==> flow/design.v <==
`default_nettype none
`timescale 1ns / 10ps
module alu(
    input [3:0] aluControl,
    input [31:0] aluIn1,
    input [31:0] aluIn2,
    output logic [31:0] aluRes,
    output wire isZero
);
  always_comb begin
    case (aluControl)
      4'b0000: aluRes = aluIn1 + aluIn2;
      4'b0001: aluRes = aluIn1 - aluIn2;
      4'b0011: aluRes = (aluIn1 | aluIn2);
      4'b0010: aluRes = (aluIn1 & aluIn2);
      4'b0110: aluRes = (aluIn1 ^ aluIn2);
      4'b0101: aluRes = {31'b0, {(($signed(aluIn1) < $signed(aluIn2)))}};
      4'b0111: aluRes = {31'b0, {(aluIn1 < aluIn2)}};
      4'b1000: aluRes = aluIn1 << aluIn2[4:0];
      4'b1001: aluRes = aluIn1 >> aluIn2[4:0];
      4'b1010: aluRes = $signed(aluIn1) >>> aluIn2[4:0];
      default: aluRes = 32'b0;
    endcase
  end
  assign isZero = (aluRes == 32'b0);
endmodule
`default_nettype none
`timescale 1ns / 10ps
module immgen (
    input [31:0] instr,
    output logic [31:0] imm
);
wire [31:0] Uimm = {instr[31], instr[30:12], {12{1'b0}}};
wire [31:0] Iimm = {{21{instr[31]}}, instr[30:20]};
wire [31:0] Simm = {{21{instr[31]}}, instr[30:25], instr[11:7]};
wire [31:0] Bimm = {{20{instr[31]}}, instr[7], instr[30:25], instr[11:8], 1'b0};
wire [31:0] Jimm = {{12{instr[31]}}, instr[19:12], instr[20], instr[30:21], 1'b0};
wire isALUimm = (instr[6:0] == 7'b0010011);   
wire isBranch = (instr[6:0] == 7'b1100011);   
wire isJALR = (instr[6:0] == 7'b1100111);   
wire isJAL = (instr[6:0] == 7'b1101111);   
wire isAUIPC = (instr[6:0] == 7'b0010111);   
wire isLUI = (instr[6:0] == 7'b0110111);   
wire isLoad = (instr[6:0] == 7'b0000011);   
wire isStore = (instr[6:0] == 7'b0100011);   
wire isUtype = isAUIPC || isLUI;
wire isItype = isALUimm || isJALR || isLoad;
wire isStype = isStore;
wire isBtype = isBranch;
wire isJtype = isJAL;
always_comb begin
    if (isUtype) imm = Uimm;
    else if (isItype) imm = Iimm;
    else if (isStype) imm = Simm;
    else if (isBtype) imm = Bimm;
    else if (isJtype) imm = Jimm;
    else imm = 32'b0;
end
endmodule
`default_nettype none
`timescale 1ns / 10ps
module regfile (
    input clk,
    input write_en,
    input [4:0] A1,
    input [4:0] A2,
    input [4:0] A3,
    input [31:0] WD,
    output wire [31:0] RD1,
    output wire [31:0] RD2
);
reg [31:0] RegisterFile [32];
assign RD1 = (A1 != 0) ? RegisterFile[A1] : 0;
assign RD2 = (A2 != 0) ? RegisterFile[A2] : 0;
always @(posedge clk) begin
    if((write_en) && (A3 != 32'b0)) begin
        RegisterFile[A3] <= WD;
    end
end
endmodule
`default_nettype none
`timescale 1ns / 10ps
module controller (
    input clk,
    input rst,
    input [6:0] opcode,
    input [2:0] funct3,
    input funct7_5,
    input aluIsZero,
    output logic PCWrite,
    output logic AdrSrc,
    output logic MemWrite,
    output logic IRWrite,
    output logic [1:0] ResultSrc,
    output logic [3:0] aluControl,
    output logic [1:0] ALUSrcB,
    output logic [1:0] ALUSrcA,
    output logic RegWrite
);
localparam FETCH = 5'd0, DECODE = 5'd1, MEMADR = 5'd2, MEMREAD = 5'd3, MEMWB = 5'd4,
MEMWRITE = 5'd5, EXECUTER = 5'd6, ALUWB = 5'd7, EXECUTEI = 5'd8, JAL = 5'd9,
JALR = 5'd10, LUI = 5'd11, AUIPC = 5'd12,
BEQ = 5'd13, BNE = 5'd14, BLT = 5'd15, BGE = 5'd16, BLTU = 5'd17, BGEU = 5'd18;
reg [4:0] state;
reg [4:0] next_state;
logic PCUpdate;
logic Branch;
logic BranchSel;
logic BranchCondition;
assign BranchCondition = BranchSel ? (!aluIsZero) : aluIsZero;
assign PCWrite = ((BranchCondition & Branch) || PCUpdate);
always @(posedge clk) begin
    if (rst)
        state <= FETCH;
    else
        state <= next_state;
end
always_comb begin
    case(state)
      FETCH:
        next_state = DECODE;
      DECODE: begin
        case(opcode)
          7'b0000011, 7'b0100011, 7'b1100111: next_state = MEMADR;
          7'b0110011: next_state = EXECUTER;
          7'b0010011: next_state = EXECUTEI;
          7'b1101111: next_state = JAL;
          7'b0110111: next_state = LUI;
          7'b0010111: next_state = AUIPC;
          7'b1100011: begin
            case(funct3)
              3'b000: next_state = BEQ;
              3'b001: next_state = BNE;
              3'b100: next_state = BLT;
              3'b101: next_state = BGE;
              3'b110: next_state = BLTU;
              3'b111: next_state = BGEU;
              default: next_state = DECODE;
            endcase
          end
          default: next_state = DECODE;
        endcase
      end
      MEMADR: begin
        case(opcode)
          7'b0000011: next_state = MEMREAD;
          7'b0100011: next_state = MEMWRITE;
          7'b1100111: next_state = JALR;
          default: next_state = MEMADR;
        endcase
      end
      EXECUTER, EXECUTEI, AUIPC, JAL, JALR: next_state = ALUWB;
      MEMREAD: next_state = MEMWB;
      MEMWRITE, MEMWB, ALUWB, LUI: next_state = FETCH;
      BEQ, BNE, BLT, BGE, BLTU, BGEU: next_state = FETCH;
      default: next_state = state;
    endcase
end
logic [1:0] ALUOp;
always_comb begin
    AdrSrc = 1'b0;
    ALUSrcA = 2'b00;
    ALUSrcB = 2'b00;
    ALUOp = 2'b00;
    ResultSrc = 2'b10;
    IRWrite = 1'b0;
    RegWrite = 1'b0;
    MemWrite = 1'b0;
    PCUpdate = 1'b0;
    Branch = 1'b0;
    BranchSel = 1'b0;
    case(state)
      FETCH: begin
        ALUSrcB = 2'b10;
        IRWrite = 1'b1;
        PCUpdate = 1'b1;
      end
      DECODE: begin
        ALUSrcA = 2'b01;
        ALUSrcB = 2'b01;
      end
      EXECUTER: begin
        ALUSrcA = 2'b10;
        ALUSrcB = 2'b00;
        ALUOp = 2'b10;
      end
      EXECUTEI: begin
        ALUSrcA = 2'b10;
        ALUSrcB = 2'b01;
        ALUOp = 2'b10;
      end
      LUI: begin
        ALUSrcA = 2'b11;
        ALUSrcB = 2'b01;
        ResultSrc = 2'b10;
        RegWrite = 1'b1;
      end
      AUIPC: begin
        ALUSrcA = 2'b01;
        ALUSrcB = 2'b01;
      end
      JAL: begin
        ALUSrcA = 2'b01;
        ALUSrcB = 2'b10;
        ResultSrc = 2'b00;
        PCUpdate = 1'b1;
      end
      ALUWB: begin
        ResultSrc = 2'b00;
        RegWrite = 1'b1;
        ALUSrcB = 2'b10;
      end
      JALR: begin
        ResultSrc = 2'b00;
        ALUSrcA = 2'b01;
        ALUSrcB = 2'b10;
        PCUpdate = 1'b1;
      end
      MEMADR: begin
        ALUSrcA = 2'b10;
        ALUSrcB = 2'b01;
      end
      MEMREAD: begin
        ALUSrcA = 2'b10;
        ALUSrcB = 2'b01;
        ResultSrc = 2'b00;
        AdrSrc = 1'b1;
      end
      MEMWRITE: begin
        ALUSrcA = 2'b10;
        ALUSrcB = 2'b01;
        ResultSrc = 2'b00;
        AdrSrc = 1'b1;
        MemWrite = 1'b1;
      end
      MEMWB: begin
        ALUSrcA = 2'b10;
        ALUSrcB = 2'b01;
        ResultSrc = 2'b01;
        RegWrite = 1'b1;
      end
      BEQ, BNE, BLT, BGE, BLTU, BGEU: begin
        ALUSrcA = 2'b10;
        ALUSrcB = 2'b00;
        ALUOp = 2'b01;
        ResultSrc = 2'b00;
        Branch = 1'b1;
        BranchSel = (state == BNE) || (state == BLT) || (state == BLTU);
      end
      default: ;
    endcase
end
always_comb begin
    case(ALUOp)
      2'b00: aluControl = 4'b0000;
      2'b01: begin
        case(funct3)
          3'b000, 3'b001: aluControl = 4'b0001;  
          3'b100, 3'b101: aluControl = 4'b0101;  
          3'b110, 3'b111: aluControl = 4'b0111;  
          default: aluControl = 4'b0000;
        endcase
      end
      2'b10: begin
        case(funct3)
          3'b000: begin
            if({opcode[5], funct7_5} == 2'b11) begin
              aluControl = 4'b0001;
            end else begin
              aluControl = 4'b0000;
            end
          end
          3'b101: begin
            if(funct7_5 == 1'b1) begin
              aluControl = 4'b1010;
            end else begin
              aluControl = 4'b1001;
            end
          end
          3'b001: aluControl = 4'b1000;
          3'b010: aluControl = 4'b0101;
          3'b011: aluControl = 4'b0111;
          3'b100: aluControl = 4'b0110;
          3'b110: aluControl = 4'b0011;
          3'b111: aluControl = 4'b0010;
          default: aluControl = 4'b0000;
        endcase
      end
      default: aluControl = 4'b0000;
    endcase
end
endmodule
`default_nettype none
`timescale 1ns / 10ps
module rv32i_mc (
    input clk,
    input rst,
    output wire [31:0] mem_addr,
    output wire [3:0] mem_wstrb,
    output wire [31:0] mem_wdata,
    input [31:0] mem_rdata
);
reg [31:0] pc;
always @(posedge clk) begin
  if(rst) begin
    pc <= 32'h1000;
  end else if(PCWrite) begin
    pc <= res;
  end
end
wire [31:0] Adr;
wire [31:0] instr;
wire [31:0] data;
reg decode;
reg [31:0] ir;
always @(posedge clk) begin
  decode <= IRWrite;
  if(decode) begin
    ir <= mem_rdata;
  end
end
assign instr = decode ? mem_rdata : ir;
wire [2:0] funct3 = instr[14:12];
wire [1:0] ld_off = aluOut[1:0];
wire [15:0] ld_half = ld_off[1] ? mem_rdata[31:16] : mem_rdata[15:0];
logic [7:0] ld_byte;
always_comb begin
  case (ld_off)
    2'b00: ld_byte = mem_rdata[7:0];
    2'b01: ld_byte = mem_rdata[15:8];
    2'b10: ld_byte = mem_rdata[23:16];
    default: ld_byte = mem_rdata[31:24];
  endcase
end
assign data = funct3[1] ? mem_rdata :
              funct3[0] ? {{16{ld_half[15] & ~funct3[2]}}, ld_half} :
                          {{24{ld_byte[7] & ~funct3[2]}}, ld_byte};
wire [1:0] st_off = Adr[1:0];
logic [3:0] st_strb;
always_comb begin
  if (funct3[1]) st_strb = 4'b1111;
  else if (funct3[0]) st_strb = st_off[1] ? 4'b1100 : 4'b0011;
  else st_strb = 4'b0001 << st_off;
end
assign mem_wstrb = MemWrite ? st_strb : 4'b0000;
assign mem_wdata = funct3[1] ? B :
                   funct3[0] ? {2{B[15:0]}} :
                               {4{B[7:0]}};
assign mem_addr = Adr;
assign Adr = AdrSrc ? res : pc;
reg [31:0] oldpc;
always @(posedge clk) begin
  if(IRWrite) begin
    oldpc <= pc;
  end
end
wire [31:0] imm;
immgen immgen (
  .instr(instr),
  .imm(imm)
);
wire [4:0] A1 = instr[19:15];
wire [4:0] A2 = instr[24:20];
wire [4:0] A3 = instr[11:7];
wire [31:0] RD1;
wire [31:0] RD2;
regfile regfile (
  .clk(clk),
  .write_en(RegWrite),
  .A1(A1),
  .A2(A2),
  .A3(A3),
  .WD(res),
  .RD1(RD1),
  .RD2(RD2)
);
reg [31:0] A;
reg [31:0] B;
always @(posedge clk) begin
  A <= RD1;
  B <= RD2;
end
logic [31:0] aluIn1;
logic [31:0] aluIn2;
wire [31:0] aluRes;
wire isZero;
always_comb begin
  case (ALUSrcA)
    2'b00: aluIn1 = pc;
    2'b01: aluIn1 = oldpc;
    2'b10: aluIn1 = A;
    default: aluIn1 = 0;
  endcase
  case (ALUSrcB)
    2'b00: aluIn2 = B;
    2'b01: aluIn2 = imm;
    2'b10: aluIn2 = 32'd4;
    2'b11: aluIn2 = aluOut;
    default: aluIn2 = 0;
  endcase
end
alu alu (
  .aluControl(aluControl),
  .aluIn1(aluIn1),
  .aluIn2(aluIn2),
  .aluRes(aluRes),
  .isZero(isZero)
);
reg [31:0] aluOut;
always @(posedge clk) begin
  aluOut <= aluRes;
end
logic [31:0] res;
always_comb begin
  case (ResultSrc)
    2'b00: res = aluOut;
    2'b01: res = data;
    2'b10: res = aluRes;
    default: res = 0;
  endcase
end
wire PCWrite;
wire AdrSrc;
wire MemWrite;
wire IRWrite;
wire [1:0] ResultSrc;
wire [3:0] aluControl;
wire [1:0] ALUSrcB;
wire [1:0] ALUSrcA;
wire RegWrite;
controller controller (
  .clk(clk),
  .rst(rst),
  .opcode(instr[6:0]),
  .funct3(instr[14:12]),
  .funct7_5(instr[30]),
  .aluIsZero(isZero),
  .PCWrite(PCWrite),
  .AdrSrc(AdrSrc),
  .MemWrite(MemWrite),
  .IRWrite(IRWrite),
  .ResultSrc(ResultSrc),
  .aluControl(aluControl),
  .ALUSrcB(ALUSrcB),
  .ALUSrcA(ALUSrcA),
  .RegWrite(RegWrite)
);
endmodule
==> flow/run.sh <==
#!/bin/bash
# the make line also repeats each setting of config.mk as NAME=value (left out here)
make -C /OpenROAD-flow-scripts/flow DESIGN_CONFIG=/design/flow/config.mk WORK_HOME=/design/flow/orfs CLKGATE_MAP_FILE= finish
==> flow/config.mk <==
export PLATFORM = sky130hd
export DESIGN_NAME = rv32i_mc
export DESIGN_NICKNAME = rv32i_mc
export VERILOG_FILES = /design/flow/design.v
export SDC_FILE = /design/flow/constraint.sdc
export NUM_CORES = 4
export LEC_CHECK = 0
export CAP_MARGIN = 25
export CELL_PAD_IN_SITES_GLOBAL_PLACEMENT = 0
export CORE_MARGIN = 2
export CORE_UTILIZATION = 58
export GPL_ROUTABILITY_DRIVEN = 1
export GPL_TIMING_DRIVEN = 1
export PLACE_DENSITY = 0.6
export SETUP_SLACK_MARGIN = 1.72
export SLEW_MARGIN = 20
==> flow/constraint.sdc <==
create_clock -name core_clock -period 6.57 [get_ports {clk}]
set_input_delay 1.3140 -clock core_clock [delete_from_list [all_inputs] [get_ports {clk}]]
set_output_delay 1.3140 -clock core_clock [all_outputs]
set_load 0.01 [all_outputs]
==> results of run 1 <==
-- repair_timing --
action                     in CTS  in global routing
setup endpoints to repair    1166               1178
setup buffers                  81                 35
resized                       509                191
hold buffers                    0                  0
cloned                         13                  0
pin swaps                     154                108
-- layer usage --
layer	share of wire [%]	vias to the layer above	track usage (%)
met2	41	7668	75.4
met5	0.035	-	0
met4	10	14	40.6
met3	17	2115	18.3
li1	-	28901	-
met1	32	33615	65.3
-- per-stage QoR --
| stage | utilization (%) | setup TNS (ns) |
|---|---|---|
| floorplan | - | -36.33 |
| global placement | 67.9 | -968.50 |
| detailed placement | 68.0 | -951.81 |
| CTS | 73.7 | -63.56 |
| global route | 74.6 | -79.72 |
| finish | 74.6 | -77.04 |
-- cell type report --
cell class / instances / area [µm²] / share of cell area [%]
clock buffer: 175 / 3500 / 3.98
timing repair buffer: 1418 / 12500 / 14.3
inverter: 150 / 614 / 0.699
clock inverter: 60 / 608 / 0.692
tap: 1536 / 1920 / 2.19
multi-input combinational: 5370 / 33300 / 37.9
sequential: 1236 / 35300 / 40.2
antenna: 13 / 32.5 / 0.0370
==> impl_metrics.json, run 1 <==
{
  "slew_viol_final": 0,
  "synth.area.mux_share_pct": 4.73,
  "ff_type": "edfxtp_1",
  "power_combinational_uw": 11700,
  "clkTransAtPathRegs_ns": 0.06,
  "ys_area_um2": 68700,
  "ys_types": 120,
  "drv_cap": 0,
  "max_freq_mhz": 123,
  "cpMostUsedCell": "buf_6",
  "dieHeight_um": 348,
  "edf_count": 1056,
  "ys_sh_aoi_pct": 14.1,
  "fin_skew_ns": 0.0483,
  "hold_slack_ns": 0.529,
  "timing.critical_path.buf_inv": 9,
  "root_buffer": "clkbuf_16",
  "critPathKind": "flip-flop to output port",
  "fillCellCount": 7824,
  "num-nets-final": 8441,
  "grt_use_total_pct": 52.6,
  "p_per_area_nw_per_um2": 334,
  "h-tree-depth": 4,
  "clockPowerShare_pct": 24.9,
  "synth.area.top_cells": "edfxtp_1 46%, nand2_1 10%, nand3_1 7.2%, dfxtp_1 5.2%, a311oi_1 2.5%",
  "crit_cells": 27,
  "hold_path_class": "flip-flop to flip-flop",
  "top_logic_kind": "simple AND/OR/NAND/NOR gates",
  "adder_share_pct": 1.86,
  "p_leak_uw": 0.0340,
  "crit_path_max_incr_delay_ns": 0.59,
  "path_delay_family": "AND-OR/OR-AND gates",
  "io_buffers": 101,
  "reg2reg_from": "controller.state[10]",
  "yosys.area.top_type": "edfxtp_1",
  "yosys_warnings": 5,
  "dr.pass1.iters": 8,
  "power.group.top": "combinational cells",
  "ys_sh_xor_pct": 0.255,
  "clock_sinks": 1236,
  "initCoreUtil_pct": 58.3,
  "gp_congestion": 1.13,
  "grt_pass1_vias": 67763,
  "drtIter0Drc": 15183,
  "cp.arrival_ns": 6.83,
  "period_used_pct": 124,
  "grt_antenna_before_repair": 19,
  "drtAntennaViolNets": 0,
  "total_power_uw": 29300,
  "worstSetupEndpoint": "mem_addr[25]",
  "holdCritStartpoint": "ir[1]",
  "syn-mean-instance-area_um2": 9.40,
  "core_um2": 118000,
  "holdPathEnd": "ir[1]",
  "r2r-end": "pc[31]",
  "setup_ws_ns": -1.58,
  "die_w_um": 348,
  "area_delta_synth_final_pct": 27.9,
  "p_switching_uw": 11000,
  "p_comb_share_pct": 40.0,
  "endpoint_kind": "output port",
  "swShare_pct": 37.6,
  "clock_latency_ns": 0.81,
  "outcome": "complete, but fails checks",
  "synth_flops": 1236,
  "ys_async_sr_fraction_pct": 0,
  "wl_um": 331000,
  "worstPathMaxFanout": 4,
  "rows": 126,
  "grt_max_degree": 170,
  "top_cells_by_count": "1,887 x nand2_1, 1,056 x edfxtp_1, 991 x nand3_1",
  "p_clk_uw": 7290,
  "warning_count": 118,
  "synth.most_common_cell": "nand2_1",
  "clk_path_buf_depth": 3,
  "tightest_slew_ns": 1.17,
  "place_area_um2": 80000,
  "simple_gate_share_pct": 23.3,
  "vias_per_cell": 7.26,
  "grt.overflow.total": 0,
  "peakVddDrop_mv": 0.332,
  "start_kind": "flip-flop",
  "critPathRequiredTime_ns": 5.26,
  "vias": 72313,
  "cts_tree": "yes",
  "pwr-share-seq_pct": 35.1,
  "place_inst": 9579,
  "period_minus_slack_ns": 8.15,
  "holdPathStages": 1,
  "die-area_um2": 121000,
  "ys_seq_share_pct": 51.4,
  "intPower_uw": 18300,
  "dpl_worst_slack_ns": -2.89,
  "cts_buffers": 130,
  "final_area_um2": 87900,
  "crit_start": "controller.state[10]",
  "hpwl_um": 209000,
  "rsz0062_at_grt": "true",
  "yosys_cells": 7310,
  "finalHoldViolations": 0,
  "rrSetupSlack_ns": -1.23,
  "p_seq_uw": 10300,
  "violatedChecks": "negative setup slack",
  "top_cell_area_share_pct": 46.2,
  "grt_pass1_wl_um": 461000,
  "setup-violations-final": 68,
  "critical_path.slowest_cell": "or4_4",
  "wl_per_cell_um": 33.2,
  "ios": 102,
  "synth_cells": 7310,
  "ff2ff_path_depth": 35,
  "syn_area_um2": 68700,
  "drc": 0,
  "maxSlewHeadroom_pct": 22.1,
  "stdcell_count": 9958
}
==> inputs of run 2 (changes only) <==
- ABC_AREA: default -> 1
- CAP_MARGIN: 25 -> 5
- CELL_PAD_IN_SITES_GLOBAL_PLACEMENT: 0 -> default
- CORE_ASPECT_RATIO: default -> 0.92
- CORE_UTILIZATION: 58 -> 72
- CTS_CLUSTER_DIAMETER: default -> 95
- CTS_CLUSTER_SIZE: default -> 48
- GPL_ROUTABILITY_DRIVEN: 1 -> default
- GPL_TIMING_DRIVEN: 1 -> default
- PLACE_DENSITY: 0.6 -> 0.39
- SETUP_SLACK_MARGIN: 1.72 -> 0.51
- clock period: 6.57 -> 5.16 ns (I/O delays scaled with it)
==> impl_metrics.json, run 2 <==
{
  "ys_sh_aoi_pct": 19.2,
  "stop_error": "[ERROR GRT-0116] Global routing finished with congestion. Check the congestion regions in the DRC Viewer.",
  "io_buffers": 101,
  "outcome": "stopped before the end",
  "yosys.area.top_type": "edfxtp_1",
  "place_area_um2": 79300,
  "root_buffer": "clkbuf_16",
  "simple_gate_share_pct": 19.9,
  "ctsHoldBuffers": 0,
  "yosys_warnings": 5,
  "ys_area_um2": 69100,
  "ys_async_sr_fraction_pct": 0,
  "top_logic_kind": "simple AND/OR/NAND/NOR gates",
  "clk_path_buf_depth": 3,
  "hpwl_um": 185000,
  "rows": 109,
  "top_cell_area_share_pct": 45.9,
  "core_um2": 95600,
  "ys_seq_share_pct": 51.1,
  "cts_buffers": 39,
  "dpl_worst_slack_ns": -2.52,
  "top_cells_by_count": "1,483 x nand2_1, 1,056 x edfxtp_1, 921 x o21ai_0",
  "die_w_um": 327,
  "grt.overflow.total": 259,
  "edf_count": 1056,
  "adder_share_pct": 1.85,
  "ios": 102,
  "yosys_cells": 8242,
  "synth_flops": 1236,
  "ff_type": "edfxtp_1",
  "h-tree-depth": 2,
  "die-area_um2": 98500,
  "ys_sh_xor_pct": 0.165,
  "synth.area.mux_share_pct": 0,
  "grt_use_total_pct": 66.8,
  "ys_types": 63,
  "dieHeight_um": 301,
  "gp_congestion": 1.36,
  "synth.most_common_cell": "nand2_1",
  "clock_sinks": 1236,
  "synth_cells": 8242,
  "syn-mean-instance-area_um2": 8.39,
  "stop_stage": "global routing",
  "initCoreUtil_pct": 72.3,
  "syn_area_um2": 69100,
  "synth.area.top_cells": "edfxtp_1 46%, nand2_1 8.1%, o21ai_0 6.7%, nand3_1 6.6%, dfxtp_1 5.2%"
}
-- run 2: metal layers --
layer / global-route usage, % / GRT overflow
met5: 22.1 / 4
met4: 52.8 / 82
met3: 45.3 / 44
met2: 86.2 / 107
met1: 74.1 / 22
-- run 2: what timing repair did --
item / CTS
resized: 606
gates cloned: 12
setup endpoints to repair: 1130
setup buffers: 155
pin swaps: 169
-- run 2: metrics by stage --
stage               total power, µW  util [%]  std cells
floorplan                     19800         -       8273
global placement              25900      83.0      10117
detailed placement            26200      83.0      10117
CTS                           32000      87.8      10356
==> inputs of run 3 (changes only) <==
- ABC_AREA: 1 -> default
- CAP_MARGIN: 5 -> 20
- CORE_ASPECT_RATIO: 0.92 -> default
- CORE_UTILIZATION: 72 -> 40
- CTS_CLUSTER_DIAMETER: 95 -> default
- CTS_CLUSTER_SIZE: 48 -> default
- PLACE_DENSITY: 0.39 -> default
- SETUP_SLACK_MARGIN: 0.51 -> 0.05
- clock period: 5.16 -> 11.8 ns (I/O delays scaled with it)
==> impl_metrics.json, run 3 <==
{
  "ys_seq_share_pct": 51.4,
  "cts_buffers": 139,
  "worstPathMaxFanout": 5,
  "fillCellCount": 16122,
  "dr.pass1.iters": 12,
  "synth_flops": 1236,
  "tightest_slew_ns": 1.23,
  "period_used_pct": 97.8,
  "r2r-end": "pc[31]",
  "area_delta_synth_final_pct": 14.7,
  "final_area_um2": 78800,
  "clkTransAtPathRegs_ns": 0.06,
  "grt_antenna_before_repair": 18,
  "max_freq_mhz": 86.7,
  "num-nets-final": 7534,
  "yosys.area.top_type": "edfxtp_1",
  "reg2reg_from": "controller.state[13]",
  "grt_use_total_pct": 37.8,
  "yosys_warnings": 5,
  "peakVddDrop_mv": 0.170,
  "timing.critical_path.buf_inv": 6,
  "maxSlewHeadroom_pct": 17.6,
  "adder_share_pct": 1.86,
  "drtAntennaViolNets": 0,
  "grt_pass1_vias": 60146,
  "outcome": "finished clean",
  "rrSetupSlack_ns": 2.86,
  "clock_latency_ns": 0.83,
  "top_cells_by_count": "1,887 x nand2_1, 1,056 x edfxtp_1, 991 x nand3_1",
  "top_cell_area_share_pct": 46.2,
  "crit_cells": 27,
  "dpl_worst_slack_ns": 0.267,
  "ys_async_sr_fraction_pct": 0,
  "p_per_area_nw_per_um2": 192,
  "die_w_um": 418,
  "finalHoldViolations": 0,
  "setup-violations-final": 0,
  "crit_start": "mem_rdata[6]",
  "wl_per_cell_um": 34.8,
  "synth.most_common_cell": "nand2_1",
  "clockPowerShare_pct": 28.6,
  "ys_area_um2": 68700,
  "critPathRequiredTime_ns": 9.44,
  "p_switching_uw": 5700,
  "cp.arrival_ns": 9.18,
  "holdPathEnd": "oldpc[31]",
  "ios": 102,
  "root_buffer": "clkbuf_16",
  "holdPathStages": 0,
  "clock_sinks": 1236,
  "grt.overflow.total": 0,
  "hold_slack_ns": 0.497,
  "start_kind": "input port",
  "wl_um": 340000,
  "swShare_pct": 37.7,
  "period_minus_slack_ns": 11.54,
  "synth.area.top_cells": "edfxtp_1 46%, nand2_1 10%, nand3_1 7.2%, dfxtp_1 5.2%, a311oi_1 2.5%",
  "power.group.top": "sequential cells",
  "edf_count": 1056,
  "hold_path_class": "flip-flop to flip-flop",
  "grt_max_degree": 158,
  "syn-mean-instance-area_um2": 9.40,
  "ff_type": "edfxtp_1",
  "ys_sh_xor_pct": 0.255,
  "ctsHoldBuffers": 0,
  "path_delay_family": "AND-OR/OR-AND gates",
  "pwr-share-seq_pct": 38.2,
  "ys_types": 120,
  "holdCritStartpoint": "pc[31]",
  "endpoint_kind": "output port",
  "ys_sh_aoi_pct": 14.1,
  "simple_gate_share_pct": 23.3,
  "drc": 0,
  "core_um2": 171000,
  "initCoreUtil_pct": 40.1,
  "drv_cap": 0,
  "power_combinational_uw": 5020,
  "setup_ws_ns": 0.264,
  "h-tree-depth": 4,
  "place_area_um2": 74100,
  "fin_skew_ns": 0.0591,
  "die-area_um2": 175000,
  "rows": 152,
  "synth_cells": 7310,
  "synth.area.mux_share_pct": 4.73,
  "io_buffers": 101,
  "critPathKind": "input port to output port",
  "dieHeight_um": 418,
  "gp_congestion": 1.14,
  "ff2ff_path_depth": 26,
  "clk_path_buf_depth": 3,
  "p_leak_uw": 0.0288,
  "worstSetupEndpoint": "mem_addr[30]",
  "crit_path_max_incr_delay_ns": 0.60,
  "p_clk_uw": 4330,
  "intPower_uw": 9440,
  "hpwl_um": 220000,
  "p_seq_uw": 5790,
  "warning_count": 120,
  "drtIter0Drc": 10004,
  "slew_viol_final": 0,
  "cpMostUsedCell": "a21oi_1",
  "p_comb_share_pct": 33.2,
  "vias_per_cell": 6.59,
  "yosys_cells": 7310,
  "rsz0062_at_grt": "false",
  "critical_path.slowest_cell": "clkdlybuf4s50_1",
  "syn_area_um2": 68700,
  "grt_pass1_wl_um": 468000,
  "cts_tree": "yes",
  "vias": 64312,
  "top_logic_kind": "simple AND/OR/NAND/NOR gates"
}
[run 3: through the flow]
stage	power [µW]	std cells	util [%]	setup TNS (ns)
finish	15100	9755	46.0	0
global route	15500	9745	46.0	0
CTS	14900	9738	45.9	0
detailed placement	10600	9485	43.3	0
global placement	10600	9483	43.3	-1.28
floorplan	8210	7341	-	0
[run 3: layout make-up]
class	instances	area, µm²	share of cell area (%)
multi-input cells	5370	31200	39.7
flip-flops and latches	1236	35300	44.8
repair buffers	502	4300	5.46
diodes	11	27.5	0.0349
clock inverters	66	642	0.815
clock buffers	187	3860	4.90
inverters	150	598	0.759
well taps	2233	2790	3.55
[run 3: repair_timing]
action                                  in CTS  in global routing
gates resized                                0                 13
setup buffers                                0                  1
endpoints found under the setup margin       0                 10
[run 3: metal layers]
layer	part of all wire [%]	global-route usage, %	up-vias
met5	0.011	0	-
met4	9.7	31.1	6
met3	10	8.26	1174
met2	45	58.4	4495
met1	35	45.3	31545
li1	-	-	27092
==> inputs of run 4 (changes only) <==
- CORE_UTILIZATION: 40 -> 61
- HOLD_SLACK_MARGIN: default -> 0.27
- SETUP_SLACK_MARGIN: 0.05 -> 1.65
- clock period: 11.8 -> 6.6 ns (I/O delays scaled with it)
==> impl_metrics.json, run 4 <==
{
  "outcome": "stopped before the end",
  "stop_stage": "global routing",
  "ys_area_um2": 68700,
  "ys_seq_share_pct": 51.4,
  "yosys_warnings": 5,
  "syn-mean-instance-area_um2": 9.40,
  "top_cells_by_count": "1,887 x nand2_1, 1,056 x edfxtp_1, 991 x nand3_1",
  "yosys_cells": 7310,
  "dpl_worst_slack_ns": -2.57,
  "die_w_um": 340,
  "synth_cells": 7310,
  "gp_congestion": 1.17,
  "io_buffers": 101,
  "ys_sh_aoi_pct": 14.1,
  "rows": 123,
  "syn_area_um2": 68700,
  "cts_buffers": 114,
  "edf_count": 1056,
  "synth.most_common_cell": "nand2_1",
  "dieHeight_um": 340,
  "root_buffer": "clkbuf_16",
  "ff_type": "edfxtp_1",
  "clk_path_buf_depth": 3,
  "adder_share_pct": 1.86,
  "synth_flops": 1236,
  "ys_sh_xor_pct": 0.255,
  "die-area_um2": 115000,
  "top_logic_kind": "simple AND/OR/NAND/NOR gates",
  "ys_types": 120,
  "ys_async_sr_fraction_pct": 0,
  "hpwl_um": 228000,
  "synth.area.mux_share_pct": 4.73,
  "top_cell_area_share_pct": 46.2,
  "synth.area.top_cells": "edfxtp_1 46%, nand2_1 10%, nand3_1 7.2%, dfxtp_1 5.2%, a311oi_1 2.5%",
  "core_um2": 112000,
  "initCoreUtil_pct": 61.3,
  "h-tree-depth": 3,
  "ios": 102,
  "clock_sinks": 1236,
  "simple_gate_share_pct": 23.3,
  "yosys.area.top_type": "edfxtp_1"
}
[run 4: stage by stage]
stage	std cells	cell area [µm²]	setup TNS [ns]	hold WS (ns)
floorplan	7341	69500	-35.13	0.438
global placement	9566	80200	-699.93	0.498
detailed placement	9567	80200	-745.88	0.500
CTS	9846	86200	-55.40	0.528
[run 4: repair_timing]
action | 4_1_cts
buffers inserted | 58
cloned | 7
endpoints found under the setup margin | 1174
resized | 526
pin swaps | 188
hold buffers | 0
==> inputs of run 5 (changes only) <==
- CAP_MARGIN: 20 -> 25
- CELL_PAD_IN_SITES_GLOBAL_PLACEMENT: default -> 0
- CORE_UTILIZATION: 61 -> 54
- GPL_ROUTABILITY_DRIVEN: default -> 1
- GPL_TIMING_DRIVEN: default -> 1
- HOLD_SLACK_MARGIN: 0.27 -> default
- PLACE_DENSITY_LB_ADDON: default -> 0.07
- SETUP_SLACK_MARGIN: 1.65 -> -0.09
- clock period: 6.6 -> 6.57 ns (I/O delays scaled with it)
==> impl_metrics.json, run 5 <==
{
  "outcome": "complete, but fails checks",
  "violatedChecks": "negative setup slack",
  "setup_tns_ns": -81.53,
  "stdcell_count": 10089,
  "grt_use_total_pct": 50.2,
  "grt_pass1_vias": 66716,
  "yosys_cells": 7310,
  "swShare_pct": 37.7,
  "top_cell_area_share_pct": 46.2,
  "yosys_warnings": 5,
  "tightest_slew_ns": 1.16,
  "crit_start": "controller.state[13]",
  "p_leak_uw": 0.0342,
  "r2r-end": "pc[7]",
  "critPathKind": "flip-flop to output port",
  "timing.critical_path.buf_inv": 7,
  "synth.area.mux_share_pct": 4.73,
  "setup_ws_ns": -1.54,
  "p_comb_share_pct": 40.3,
  "ys_seq_share_pct": 51.4,
  "top_logic_kind": "simple AND/OR/NAND/NOR gates",
  "clock_sinks": 1236,
  "holdPathStages": 1,
  "wl_um": 338000,
  "drc": 0,
  "slew_viol_final": 0,
  "holdCritStartpoint": "ir[1]",
  "max_freq_mhz": 123,
  "path_delay_family": "AND-OR/OR-AND gates",
  "hpwl_um": 225000,
  "p_clk_uw": 7260,
  "grt_max_degree": 163,
  "dr.pass1.iters": 12,
  "drtAntennaViolNets": 0,
  "synth_flops": 1236,
  "edf_count": 1056,
  "cp.arrival_ns": 6.80,
  "top_cells_by_count": "1,887 x nand2_1, 1,056 x edfxtp_1, 991 x nand3_1",
  "place_inst": 9720,
  "ys_types": 120,
  "critical_path.slowest_cell": "o41a_1",
  "cts_tree": "yes",
  "ff2ff_path_depth": 42,
  "clock_latency_ns": 0.81,
  "p_per_area_nw_per_um2": 331,
  "grt_antenna_before_repair": 20,
  "synth.area.top_cells": "edfxtp_1 46%, nand2_1 10%, nand3_1 7.2%, dfxtp_1 5.2%, a311oi_1 2.5%",
  "p_switching_uw": 11100,
  "crit_cells": 26,
  "root_buffer": "clkbuf_16",
  "synth_cells": 7310,
  "vias_per_cell": 7.06,
  "initCoreUtil_pct": 54.6,
  "hold_path_class": "flip-flop to flip-flop",
  "worstPathMaxFanout": 11,
  "power.group.top": "combinational cells",
  "dieHeight_um": 361,
  "finalHoldViolations": 0,
  "ios": 102,
  "grt_pass1_wl_um": 472000,
  "gp_congestion": 1.10,
  "ff_type": "edfxtp_1",
  "core_um2": 126000,
  "rows": 130,
  "crit_path_max_incr_delay_ns": 0.47,
  "ys_area_um2": 68700,
  "rsz0062_at_grt": "true",
  "ys_sh_aoi_pct": 14.1,
  "vias": 71264,
  "simple_gate_share_pct": 23.3,
  "clk_path_buf_depth": 3,
  "warning_count": 133,
  "holdPathEnd": "ir[1]",
  "die-area_um2": 130000,
  "peakVddDrop_mv": 0.327,
  "ys_sh_xor_pct": 0.255,
  "intPower_uw": 18300,
  "maxSlewHeadroom_pct": 22.8,
  "hold_slack_ns": 0.531,
  "endpoint_kind": "output port",
  "num-nets-final": 8464,
  "die_w_um": 361,
  "h-tree-depth": 4,
  "start_kind": "flip-flop",
  "critPathRequiredTime_ns": 5.26,
  "clkTransAtPathRegs_ns": 0.06,
  "area_delta_synth_final_pct": 28.9,
  "synth.most_common_cell": "nand2_1",
  "power_combinational_uw": 11800,
  "setup-violations-final": 68,
  "io_buffers": 101,
  "drtIter0Drc": 13972,
  "syn-mean-instance-area_um2": 9.40,
  "period_minus_slack_ns": 8.11,
  "cts_buffers": 131,
  "period_used_pct": 123,
  "wl_per_cell_um": 33.5,
  "clockPowerShare_pct": 24.7,
  "rrSetupSlack_ns": -1.25,
  "worstSetupEndpoint": "mem_wstrb[1]",
  "ys_async_sr_fraction_pct": 0,
  "adder_share_pct": 1.86,
  "syn_area_um2": 68700,
  "reg2reg_from": "decode",
  "drv_cap": 0,
  "pwr-share-seq_pct": 35.0,
  "fin_skew_ns": 0.0798,
  "grt.overflow.total": 0,
  "ctsHoldBuffers": 0,
  "p_seq_uw": 10300,
  "yosys.area.top_type": "edfxtp_1"
}
[run 5: through the flow]
stage	utilization, %	worst slack (ns)	power (µW)	instance area [µm²]
floorplan	-	-1.28	14900	69600
global placement	64.0	-3.43	20400	80600
detailed placement	64.0	-3.12	20500	80600
CTS	69.2	-1.40	28300	87100
global route	70.3	-1.69	29800	88500
finish	70.3	-1.54	29400	88500
[run 5: metal layers]
layer,track usage [%],vias up,share of wire (%),wire [µm]
li1,-,28939,-,-
met1,64.9,33518,35,117000
met2,71.0,7057,41,138000
met3,19.7,1732,17,56500
met4,29.8,18,7.9,26600
met5,0,-,0.036,123
[run 5: cell type report]
class	count	area, µm²
Antenna cell	11	27.5
Clock buffer	172	3500
Clock inverter	60	619
Fill cell	8823	37400
Inverter	150	608
Multi-Input combinational cell	5370	33800
Sequential cell	1236	35300
Tap cell	1650	2060
Timing Repair Buffer	1440	12600
[run 5: what timing repair did]
item	4_1_cts	5_1_grt
gates cloned	7	4
setup endpoints to repair	401	68
resized	520	211
pin swaps	205	172
buffers inserted	91	38
endpoints found under the hold margin	0	0
==> inputs of run 6 (changes only) <==
- CAP_MARGIN: 25 -> 20
- CELL_PAD_IN_SITES_GLOBAL_PLACEMENT: 0 -> default
- GPL_ROUTABILITY_DRIVEN: 1 -> default
- GPL_TIMING_DRIVEN: 1 -> default
- PLACE_DENSITY_LB_ADDON: 0.07 -> default
- SETUP_SLACK_MARGIN: -0.09 -> default
- clock period: 6.57 -> 7.54 ns (I/O delays scaled with it)
==> impl_metrics.json, run 6 <==
{
  "outcome": "complete, but fails checks",
  "violatedChecks": "negative setup slack",
  "p_comb_share_pct": 40.3,
  "maxSlewHeadroom_pct": 8.26,
  "clock_latency_ns": 0.82,
  "register_area_um2": 35300,
  "wl_um": 353000,
  "peakVddDrop_mv": 0.267,
  "top_cell_area_share_pct": 46.2,
  "drc": 0,
  "fin_skew_ns": 0.0583,
  "synth_cells": 7310,
  "drtIter0Drc": 15280,
  "ys_sh_xor_pct": 0.255,
  "grt_use_total_pct": 52.9,
  "drtAntennaViolNets": 0,
  "ios": 102,
  "rsz0062_at_grt": "true",
  "crit_path_max_incr_delay_ns": 0.69,
  "yosys.area.top_type": "edfxtp_1",
  "drv_cap": 0,
  "tightest_slew_ns": 1.38,
  "hpwl_um": 236000,
  "period_used_pct": 111,
  "maxUsedRoutingLayer": "met5",
  "ff2ff_path_depth": 33,
  "drt-met1-wl_um": 109000,
  "slew_viol_final": 0,
  "setup-violations-final": 35,
  "ff_type": "edfxtp_1",
  "ys_async_sr_fraction_pct": 0,
  "p_leak_uw": 0.0336,
  "critical_path.slowest_cell": "or4_4",
  "grt.overflow.total": 0,
  "holdPathStages": 0,
  "period_minus_slack_ns": 8.35,
  "max_freq_mhz": 120,
  "clockPowerShare_pct": 24.2,
  "wl_per_cell_um": 35.2,
  "edf_count": 1056,
  "start_kind": "input port",
  "dr.pass1.iters": 10,
  "die-area_um2": 130000,
  "timing.critical_path.buf_inv": 9,
  "ys_seq_share_pct": 51.4,
  "syn_area_um2": 68700,
  "cts_tree": "yes",
  "rows": 130,
  "wl_met2_um": 149000,
  "clkTransAtPathRegs_ns": 0.06,
  "p_clk_uw": 6200,
  "path_delay_family": "AND-OR/OR-AND gates",
  "holdPathEnd": "oldpc[19]",
  "endpoint_kind": "output port",
  "grt_pass1_vias": 68485,
  "hold_slack_ns": 0.508,
  "vias_per_cell": 7.22,
  "simple_gate_share_pct": 23.3,
  "core_um2": 126000,
  "top_logic_kind": "simple AND/OR/NAND/NOR gates",
  "yosys_warnings": 5,
  "r2r-end": "pc[22]",
  "place_inst": 9685,
  "dpl_worst_slack_ns": -1.91,
  "synth.area.mux_share_pct": 4.73,
  "clk_path_buf_depth": 3,
  "rrSetupSlack_ns": 0.17,
  "crit_start": "mem_rdata[2]",
  "fillCellCount": 8930,
  "top_cells_by_count": "1,887 x nand2_1, 1,056 x edfxtp_1, 991 x nand3_1",
  "area_delta_synth_final_pct": 26.3,
  "power_combinational_uw": 10300,
  "num-nets-final": 8393,
  "wl_met3_um": 52200,
  "worstSetupEndpoint": "mem_addr[19]",
  "ys_area_um2": 68700,
  "yosys_cells": 7310,
  "swShare_pct": 38.2,
  "synth.most_common_cell": "nand2_1",
  "p_switching_uw": 9800,
  "synth_flops": 1236,
  "holdCritStartpoint": "pc[19]",
  "p_per_area_nw_per_um2": 295,
  "grt_max_degree": 173,
  "adder_share_pct": 1.86,
  "setup_ws_ns": -0.811,
  "syn-mean-instance-area_um2": 9.40,
  "vias": 72339,
  "critPathRequiredTime_ns": 6.03,
  "p_seq_uw": 9100,
  "root_buffer": "clkbuf_16",
  "cp.arrival_ns": 6.84,
  "ys_types": 120,
  "total_power_uw": 25600,
  "dieHeight_um": 361,
  "power.group.top": "combinational cells",
  "io_buffers": 101,
  "gp_congestion": 1.12,
  "hold_path_class": "flip-flop to flip-flop",
  "synth.area.top_cells": "edfxtp_1 46%, nand2_1 10%, nand3_1 7.2%, dfxtp_1 5.2%, a311oi_1 2.5%",
  "h-tree-depth": 3,
  "grt_pass1_wl_um": 493000,
  "initCoreUtil_pct": 54.6,
  "pwr-share-seq_pct": 35.5,
  "finalHoldViolations": 0,
  "reg2reg_from": "controller.state[10]",
  "intPower_uw": 15800,
  "logic_area_um2": 33000,
  "worstPathMaxFanout": 6,
  "stdcell_count": 10026,
  "crit_cells": 27,
  "ys_sh_aoi_pct": 14.1,
  "clock_sinks": 1236,
  "critPathKind": "input port to output port",
  "warning_count": 134,
  "die_w_um": 361,
  "cts_buffers": 116,
  "grt_antenna_before_repair": 17
}
==> run 6: cell type report <==
| class | instances | area share [%] |
|---|---|---|
| Multi-Input combinational cell | 5370 | 38.0 |
| Timing Repair Buffer | 1384 | 13.6 |
| Clock inverter | 77 | 0.891 |
| Sequential cell | 1236 | 40.7 |
| Inverter | 150 | 0.711 |
| Tap cell | 1650 | 2.38 |
| Antenna cell | 16 | 0.0461 |
| Clock buffer | 143 | 3.69 |
==> run 6: per-layer routing <==
layer / up-vias / GRT usage (%)
met5: - / 0
met4: 14 / 47.4
met3: 2486 / 18.8
met2: 7563 / 78.5
met1: 33508 / 60.3
li1: 28768 / -
==> run 6: stage by stage <==
step	area [µm²]	TNS, ns	utilization [%]
after floorplan	69300	-5.89	-
after global placement	80000	-172.19	63.6
after detailed placement	80200	-161.39	63.7
after CTS	85800	-17.58	68.2
after global routing	86800	-21.24	68.9
final	86800	-17.45	68.9
==> run 6: timing repair <==
| action | in CTS | in global routing |
|---|---|---|
| setup buffers | 80 | 44 |
| resized | 424 | 157 |
| pin swaps | 154 | 136 |
| setup endpoints to repair | 68 | 67 |
| gates cloned | 0 | 0 |
| hold buffers | 0 | 0 |
==> inputs of run 7 (changes only) <==
- ABC_AREA: default -> 1
- CAP_MARGIN: 20 -> 25
- CELL_PAD_IN_SITES_DETAIL_PLACEMENT: default -> 2
- CELL_PAD_IN_SITES_GLOBAL_PLACEMENT: default -> 1
- CORE_MARGIN: 2 -> 7
- CORE_UTILIZATION: 54 -> 27
- CTS_CLUSTER_DIAMETER: default -> 71
- CTS_CLUSTER_SIZE: default -> 17
- GPL_ROUTABILITY_DRIVEN: default -> 0
- GPL_TIMING_DRIVEN: default -> 0
- HOLD_SLACK_MARGIN: default -> 0.27
- MAX_ROUTING_LAYER: default -> met4
- MIN_ROUTING_LAYER: default -> met2
- PLACE_DENSITY_LB_ADDON: default -> 0.03
- SETUP_SLACK_MARGIN: default -> -0.09
- SLEW_MARGIN: 20 -> 5
- TNS_END_PERCENT: default -> 85
- clock period: 7.54 -> 14.8 ns (I/O delays scaled with it)
==> impl_metrics.json, run 7 <==
{
  "synth.most_common_cell": "nand2_1",
  "top_logic_kind": "simple AND/OR/NAND/NOR gates",
  "place_area_um2": 79400,
  "ys_sh_aoi_pct": 19.2,
  "syn_area_um2": 69100,
  "ys_seq_share_pct": 51.1,
  "outcome": "stopped before the end",
  "initCoreUtil_pct": 27.2,
  "stop_error": "[ERROR GRT-0116] Global routing finished with congestion. Check the congestion regions in the DRC Viewer.",
  "cts_buffers": 116,
  "place_inst": 12037,
  "ys_area_um2": 69100,
  "top_cell_area_share_pct": 45.9,
  "rows": 185,
  "grt.overflow.total": 421,
  "ys_types": 63,
  "edf_count": 1056,
  "yosys_cells": 8242,
  "io_buffers": 101,
  "synth.area.top_cells": "edfxtp_1 46%, nand2_1 8.1%, o21ai_0 6.7%, nand3_1 6.6%, dfxtp_1 5.2%",
  "core_um2": 254000,
  "ys_sh_xor_pct": 0.165,
  "die_w_um": 520,
  "hpwl_um": 410000,
  "dieHeight_um": 520,
  "ff_type": "edfxtp_1",
  "adder_share_pct": 1.85,
  "root_buffer": "clkbuf_16",
  "yosys_warnings": 5,
  "synth.area.mux_share_pct": 0,
  "ys_async_sr_fraction_pct": 0,
  "die-area_um2": 270000,
  "clk_path_buf_depth": 3,
  "top_cells_by_count": "1,483 x nand2_1, 1,056 x edfxtp_1, 921 x o21ai_0",
  "stop_stage": "global routing",
  "simple_gate_share_pct": 19.9,
  "grt_use_total_pct": 69.8,
  "clock_sinks": 1236,
  "h-tree-depth": 3,
  "syn-mean-instance-area_um2": 8.39,
  "synth_cells": 8242,
  "ios": 102,
  "synth_flops": 1236,
  "yosys.area.top_type": "edfxtp_1"
}
==> run 7: stage by stage <==
step                worst slack, ns  utilization (%)  TNS (ns)
floorplan                      3.77                -         0
global placement              -5.87             29.3   -494.87
detailed placement           -0.355             31.2     -1.04
CTS                         -0.0357             32.9   -0.0357
==> run 7: what timing repair did <==
item                       4_1_cts
pin swaps                        0
resized                          4
hold buffers                     0
setup buffers                    0
setup endpoints to repair        5
hold endpoints to repair         0
==> run 7: per-layer routing <==
layer	track usage [%]	GRT overflow
met2	74.8	28
met5	-	-
met4	48.8	18
met1	-	-
met3	76.6	375
==> inputs of run 8 (changes only) <==
- CAP_MARGIN: 25 -> 20
- CELL_PAD_IN_SITES_DETAIL_PLACEMENT: 2 -> default
- CELL_PAD_IN_SITES_GLOBAL_PLACEMENT: 1 -> default
- CORE_MARGIN: 7 -> 2
- CORE_UTILIZATION: 27 -> 72
- CTS_CLUSTER_DIAMETER: 71 -> default
- CTS_CLUSTER_SIZE: 17 -> default
- GPL_ROUTABILITY_DRIVEN: 0 -> default
- GPL_TIMING_DRIVEN: 0 -> default
- HOLD_SLACK_MARGIN: 0.27 -> default
- MAX_ROUTING_LAYER: met4 -> default
- MIN_ROUTING_LAYER: met2 -> default
- PLACE_DENSITY_LB_ADDON: 0.03 -> default
- SETUP_SLACK_MARGIN: -0.09 -> default
- SLEW_MARGIN: 5 -> 20
- TNS_END_PERCENT: 85 -> default
- clock period: 14.8 -> 5.16 ns (I/O delays scaled with it)
==> impl_metrics.json, run 8 <==
{
  "outcome": "stopped before the end",
  "stop_stage": "global routing",
  "stop_error": "[ERROR GRT-0116] Global routing finished with congestion. Check the congestion regions in the DRC Viewer.",
  "core_um2": 95200,
  "clock_sinks": 1236,
  "rows": 113,
  "synth.area.mux_share_pct": 0,
  "io_buffers": 101,
  "yosys_warnings": 5,
  "die_w_um": 314,
  "dieHeight_um": 314,
  "place_area_um2": 79400,
  "yosys.area.top_type": "edfxtp_1",
  "die-area_um2": 98500,
  "hpwl_um": 184000,
  "synth_flops": 1236,
  "ff_type": "edfxtp_1",
  "ys_sh_xor_pct": 0.165,
  "ys_async_sr_fraction_pct": 0,
  "initCoreUtil_pct": 72.7,
  "clk_path_buf_depth": 3,
  "cts_buffers": 120,
  "root_buffer": "clkbuf_16",
  "syn_area_um2": 69100,
  "ys_area_um2": 69100,
  "edf_count": 1056,
  "gp_congestion": 1.33,
  "ys_types": 63,
  "synth.most_common_cell": "nand2_1",
  "simple_gate_share_pct": 19.9,
  "top_cells_by_count": "1,483 x nand2_1, 1,056 x edfxtp_1, 921 x o21ai_0",
  "yosys_cells": 8242,
  "grt_use_total_pct": 73.8,
  "adder_share_pct": 1.85,
  "ys_seq_share_pct": 51.1,
  "ys_sh_aoi_pct": 19.2,
  "h-tree-depth": 3,
  "ctsHoldBuffers": 0,
  "top_logic_kind": "simple AND/OR/NAND/NOR gates",
  "top_cell_area_share_pct": 45.9,
  "synth_cells": 8242,
  "ios": 102,
  "syn-mean-instance-area_um2": 8.39,
  "synth.area.top_cells": "edfxtp_1 46%, nand2_1 8.1%, o21ai_0 6.7%, nand3_1 6.6%, dfxtp_1 5.2%",
  "grt.overflow.total": 101
}
[run 8: repair_timing]
item	4_1_cts
gates resized	577
setup buffers	130
endpoints found under the setup margin	957
pin swaps	156
cloned	3
[run 8: stage by stage]
| step | instances | setup WS (ns) | power [µW] | hold WS [ns] |
|---|---|---|---|---|
| 2_1_floorplan | 8273 | -0.769 | 19700 | 0.408 |
| 3_3_place_gp | 10125 | -2.54 | 25800 | 0.410 |
| 3_5_place_dp | 10125 | -2.72 | 26200 | 0.415 |
| 4_1_cts | 10477 | -1.38 | 35600 | 0.429 |
[run 8: metal layers]
metal	global-route usage, %	GRT overflow
met4	65.3	46
met5	36.5	0
met2	89.7	49
met1	77.0	6
met3	58.3	0
==> inputs of run 9 (changes only) <==
- CAP_MARGIN: 20 -> 25
- CELL_PAD_IN_SITES_GLOBAL_PLACEMENT: default -> 3
- CORE_MARGIN: 2 -> 7
- CORE_UTILIZATION: 72 -> 27
- GPL_ROUTABILITY_DRIVEN: default -> 0
- GPL_TIMING_DRIVEN: default -> 0
- MAX_ROUTING_LAYER: default -> met5
- PLACE_DENSITY_LB_ADDON: default -> 0.12
- SETUP_SLACK_MARGIN: default -> -0.09
- SLEW_MARGIN: 20 -> 30
- clock period: 5.16 -> 11.3 ns (I/O delays scaled with it)
==> impl_metrics.json, run 9 <==
{
  "outcome": "complete, but fails checks",
  "violatedChecks": "max-capacitance violations, max-slew violations, negative setup slack",
  "drtAntennaViolNets": 0,
  "ys_sh_aoi_pct": 19.2,
  "drc": 0,
  "cpMostUsedCell": "nand2_1",
  "ctsHoldBuffers": 0,
  "reg2reg_from": "controller.state[12]",
  "ff2ff_path_depth": 36,
  "met1_usage_pct": 43.8,
  "synth.area.top_cells": "edfxtp_1 46%, nand2_1 8.1%, o21ai_0 6.7%, nand3_1 6.6%, dfxtp_1 5.2%",
  "p_seq_uw": 5980,
  "syn_area_um2": 69100,
  "crit_cells": 26,
  "slew_viol_final": 3,
  "clockPowerShare_pct": 26.7,
  "maxSlewHeadroom_pct": -7.78,
  "path_delay_family": "AND-OR/OR-AND gates",
  "hold_slack_ns": 0.425,
  "critPathRequiredTime_ns": 9.04,
  "critPathKind": "input port to output port",
  "rsz0062_at_grt": "true",
  "grt_pass1_vias": 67005,
  "adder_share_pct": 1.85,
  "p_clk_uw": 5000,
  "drtIter0Drc": 11476,
  "synth.most_common_cell": "nand2_1",
  "holdPathEnd": "controller.state[3]",
  "power.group.top": "combinational cells",
  "grtUsageMet3_pct": 8.98,
  "finalHoldViolations": 0,
  "vias_per_cell": 5.95,
  "synth.area.mux_share_pct": 0,
  "crit_start": "mem_rdata[22]",
  "top_logic_kind": "simple AND/OR/NAND/NOR gates",
  "grt.busiest_layer": "met2",
  "clkTransAtPathRegs_ns": 0.06,
  "ys_async_sr_fraction_pct": 0,
  "setup_tns_ns": -0.0325,
  "cts_tree": "yes",
  "h-tree-depth": 4,
  "die_w_um": 520,
  "simple_gate_share_pct": 19.9,
  "ys_types": 63,
  "start_kind": "input port",
  "edf_count": 1056,
  "yosys.area.top_type": "edfxtp_1",
  "period_used_pct": 100,
  "vias": 72877,
  "holdCritStartpoint": "controller.state[15]",
  "ios": 102,
  "ys_seq_share_pct": 51.1,
  "power_combinational_uw": 7760,
  "grt_use_total_pct": 35.4,
  "holdPathStages": 2,
  "yosys_cells": 8242,
  "endpoint_kind": "output port",
  "die-area_um2": 270000,
  "p_switching_uw": 8240,
  "fin_skew_ns": 0.0577,
  "setup-violations-final": 1,
  "drv_cap": 1,
  "wl_um": 502000,
  "pwr-share-seq_pct": 31.9,
  "tightest_slew_ns": 1.62,
  "grt_pass1_wl_um": 645000,
  "setup_ws_ns": -0.0325,
  "cts_buffers": 156,
  "p_per_area_nw_per_um2": 220,
  "top_cell_area_share_pct": 45.9,
  "hpwl_um": 385000,
  "grt.overflow.total": 0,
  "initCoreUtil_pct": 27.2,
  "wl_per_cell_um": 41.0,
  "synth_flops": 1236,
  "ff_type": "edfxtp_1",
  "grt_antenna_before_repair": 69,
  "period_minus_slack_ns": 11.33,
  "swShare_pct": 44.0,
  "clk_path_buf_depth": 3,
  "clock_sinks": 1236,
  "synth_cells": 8242,
  "worstSetupEndpoint": "mem_addr[13]",
  "worstPathMaxFanout": 20,
  "syn-mean-instance-area_um2": 8.39,
  "r2r-end": "pc[22]",
  "hold_path_class": "flip-flop to flip-flop",
  "p_comb_share_pct": 41.4,
  "rrSetupSlack_ns": 2.74,
  "area_delta_synth_final_pct": 23.4,
  "intPower_uw": 10500,
  "yosys_warnings": 5,
  "total_power_uw": 18800,
  "top_cells_by_count": "1,483 x nand2_1, 1,056 x edfxtp_1, 921 x o21ai_0",
  "stdcell_count": 12258,
  "cp.arrival_ns": 9.07,
  "dieHeight_um": 520,
  "p_leak_uw": 0.0327,
  "core_um2": 254000,
  "ys_sh_xor_pct": 0.165,
  "num-nets-final": 8865,
  "grt_max_degree": 35,
  "peakVddDrop_mv": 0.153,
  "place_inst": 11942,
  "warning_count": 94,
  "crit_path_max_incr_delay_ns": 0.79,
  "max_freq_mhz": 88.2,
  "critical_path.slowest_cell": "a21oi_1",
  "dr.pass1.iters": 6,
  "rows": 185,
  "ys_area_um2": 69100,
  "root_buffer": "clkbuf_16",
  "met2_usage_pct": 53.5,
  "timing.critical_path.buf_inv": 9,
  "clock_latency_ns": 0.87,
  "io_buffers": 101
}
[run 9: area by class of cell]
type                            instances  area [µm²]
Fill cell                           26608      169000
Clock inverter                         88         806
Clock buffer                          198        4130
Tap cell                             3366        4210
Timing Repair Buffer                  316        5190
Inverter                              793        3000
Multi-Input combinational cell       5653       29900
Buffer                                574        2720
Antenna cell                           34        85.1
Sequential cell                      1236       35300
[run 9: per-layer routing]
| metal | vias up | routed length (µm) |
|---|---|---|
| met4 | 18 | 46100 |
| li1 | 30096 | - |
| met5 | - | 121 |
| met1 | 36390 | 193000 |
| met3 | 1295 | 50600 |
| met2 | 5078 | 213000 |
[run 9: through the flow]
| stage | util (%) | instance area [µm²] | setup WS (ns) |
|---|---|---|---|
| 6_report | 33.5 | 85300 | -0.0325 |
| 5_1_grt | 33.5 | 85200 | -0.134 |
| 4_1_cts | 33.3 | 84800 | -0.127 |
| 3_5_place_dp | 31.2 | 79500 | -2.15 |
| 3_3_place_gp | 29.3 | 74500 | -8.19 |
| 2_1_floorplan | - | 69300 | 1.67 |
[run 9: what timing repair did]
| item | CTS | global route |
|---|---|---|
| pin swaps | 7 | 13 |
| gates resized | 128 | 83 |
| endpoints found under the setup margin | 35 | 28 |
| cloned | 0 | 1 |
| setup buffers | 3 | 9 |
==> inputs of run 10 (changes only) <==
- ABC_AREA: 1 -> default
- CAP_MARGIN: 25 -> 20
- CELL_PAD_IN_SITES_GLOBAL_PLACEMENT: 3 -> default
- CORE_MARGIN: 7 -> 2
- CORE_UTILIZATION: 27 -> 40
- GPL_ROUTABILITY_DRIVEN: 0 -> default
- GPL_TIMING_DRIVEN: 0 -> default
- MAX_ROUTING_LAYER: met5 -> default
- PLACE_DENSITY_LB_ADDON: 0.12 -> default
- SETUP_SLACK_MARGIN: -0.09 -> default
- SLEW_MARGIN: 30 -> 20
- clock period: 11.3 -> 15.2 ns (I/O delays scaled with it)
==> impl_metrics.json, run 10 <==
{
  "outcome": "finished clean",
  "ys_sh_aoi_pct": 14.1,
  "pwr-share-seq_pct": 39.2,
  "cts_tree": "yes",
  "holdPathStages": 2,
  "yosys_cells": 7310,
  "ys_sh_xor_pct": 0.255,
  "ys_async_sr_fraction_pct": 0,
  "crit_path_max_incr_delay_ns": 0.59,
  "vias_per_cell": 6.63,
  "grt_antenna_before_repair": 18,
  "final_area_um2": 77300,
  "critPathKind": "input port to output port",
  "vias": 63560,
  "cpMostUsedCell": "a211o_1",
  "rrSetupSlack_ns": 5.18,
  "setup-violations-final": 0,
  "drv_cap": 0,
  "grt.overflow.total": 0,
  "swShare_pct": 37.3,
  "worstSetupEndpoint": "mem_wstrb[0]",
  "ys_area_um2": 68700,
  "holdCritStartpoint": "ir[28]",
  "reg2reg_from": "controller.state[0]",
  "yosys_warnings": 5,
  "synth.area.mux_share_pct": 4.73,
  "ff_type": "edfxtp_1",
  "intPower_uw": 7190,
  "register_area_um2": 35300,
  "rows": 152,
  "path_delay_family": "AND-OR/OR-AND gates",
  "crit_cells": 25,
  "gp_congestion": 1.08,
  "ios": 102,
  "synth.area.top_cells": "edfxtp_1 46%, nand2_1 10%, nand3_1 7.2%, dfxtp_1 5.2%, a311oi_1 2.5%",
  "top_cell_area_share_pct": 46.2,
  "dr.pass1.iters": 6,
  "fillCellCount": 15993,
  "area_delta_synth_final_pct": 12.5,
  "p_leak_uw": 0.0279,
  "num-nets-final": 7361,
  "ys_types": 120,
  "finalHoldViolations": 0,
  "cts_setup_buffers": 0,
  "adder_share_pct": 1.86,
  "worstPathMaxFanout": 57,
  "period_minus_slack_ns": 13.93,
  "critPathRequiredTime_ns": 12.16,
  "ctsHoldBuffers": 0,
  "warning_count": 114,
  "syn_area_um2": 68700,
  "io_buffers": 101,
  "grt_max_degree": 131,
  "tightest_slew_ns": 1.19,
  "wl_um": 331000,
  "synth_cells": 7310,
  "drc": 0,
  "start_kind": "input port",
  "timing.critical_path.buf_inv": 5,
  "wl_per_cell_um": 34.5,
  "syn-mean-instance-area_um2": 9.40,
  "clk_path_buf_depth": 3,
  "logic_area_um2": 31200,
  "hold_path_class": "flip-flop to flip-flop",
  "fin_skew_ns": 0.0263,
  "top_logic_kind": "simple AND/OR/NAND/NOR gates",
  "initCoreUtil_pct": 40.1,
  "drtAntennaViolNets": 0,
  "p_clk_uw": 3340,
  "p_per_area_nw_per_um2": 148,
  "synth.most_common_cell": "nand2_1",
  "place_area_um2": 72800,
  "synth_flops": 1236,
  "critical_path.slowest_cell": "clkdlybuf4s50_1",
  "power_combinational_uw": 3640,
  "holdPathEnd": "ir[28]",
  "yosys.area.top_type": "edfxtp_1",
  "h-tree-depth": 4,
  "maxSlewHeadroom_pct": 20.7,
  "clock_sinks": 1236,
  "grt_use_total_pct": 36.8,
  "grt_pass1_wl_um": 458000,
  "cp.arrival_ns": 10.89,
  "max_freq_mhz": 71.8,
  "root_buffer": "clkbuf_16",
  "power.group.top": "sequential cells",
  "r2r-end": "pc[12]",
  "grt_pass1_vias": 59544,
  "simple_gate_share_pct": 23.3,
  "p_comb_share_pct": 31.7,
  "endpoint_kind": "output port",
  "clock_latency_ns": 0.79,
  "p_switching_uw": 4280,
  "die_w_um": 418,
  "slew_viol_final": 0,
  "die-area_um2": 175000,
  "rsz0062_at_grt": "false",
  "period_used_pct": 91.7,
  "hpwl_um": 213000,
  "cts_buffers": 138,
  "cts_resized": 0,
  "setup_tns_ns": 0,
  "crit_start": "mem_rdata[21]",
  "ys_seq_share_pct": 51.4,
  "top_cells_by_count": "1,887 x nand2_1, 1,056 x edfxtp_1, 991 x nand3_1",
  "ff2ff_path_depth": 22,
  "edf_count": 1056,
  "drtIter0Drc": 9876,
  "peakVddDrop_mv": 0.109,
  "p_seq_uw": 4500,
  "clkTransAtPathRegs_ns": 0.06,
  "core_um2": 171000,
  "clockPowerShare_pct": 29.1,
  "dieHeight_um": 418
}
## run 10: routing by layer
layer	track usage [%]	share of wire, %	vias up
li1	-	-	26741
met1	45.5	37	31184
met2	56.3	44	4543
met3	8.28	10	1086
met4	27.5	8.7	6
met5	0.528	0.014	-
## run 10: cell type report
| cell class | count | area share, % |
|---|---|---|
| Sequential cell | 1236 | 45.7 |
| Inverter | 150 | 0.773 |
| Timing Repair Buffer | 330 | 3.82 |
| Clock buffer | 188 | 4.91 |
| Antenna cell | 16 | 0.0518 |
| Tap cell | 2233 | 3.61 |
| Multi-Input combinational cell | 5370 | 40.3 |
| Clock inverter | 61 | 0.830 |
## run 10: metrics by stage
| step | utilization, % | hold slack [ns] | worst slack (ns) | power, µW | instances |
|---|---|---|---|---|---|
| after floorplan | - | 0.438 | 2.26 | 6370 | 7341 |
| after global placement | 42.5 | 0.460 | 1.45 | 8000 | 9313 |
| after detailed placement | 42.5 | 0.470 | 1.48 | 8010 | 9316 |
| after CTS | 45.1 | 0.485 | 1.46 | 11300 | 9565 |
| after global routing | 45.2 | 0.511 | 0.950 | 11800 | 9574 |
| final | 45.2 | 0.485 | 1.27 | 11500 | 9584 |
Power is estimated from default activity; no workload was simulated.
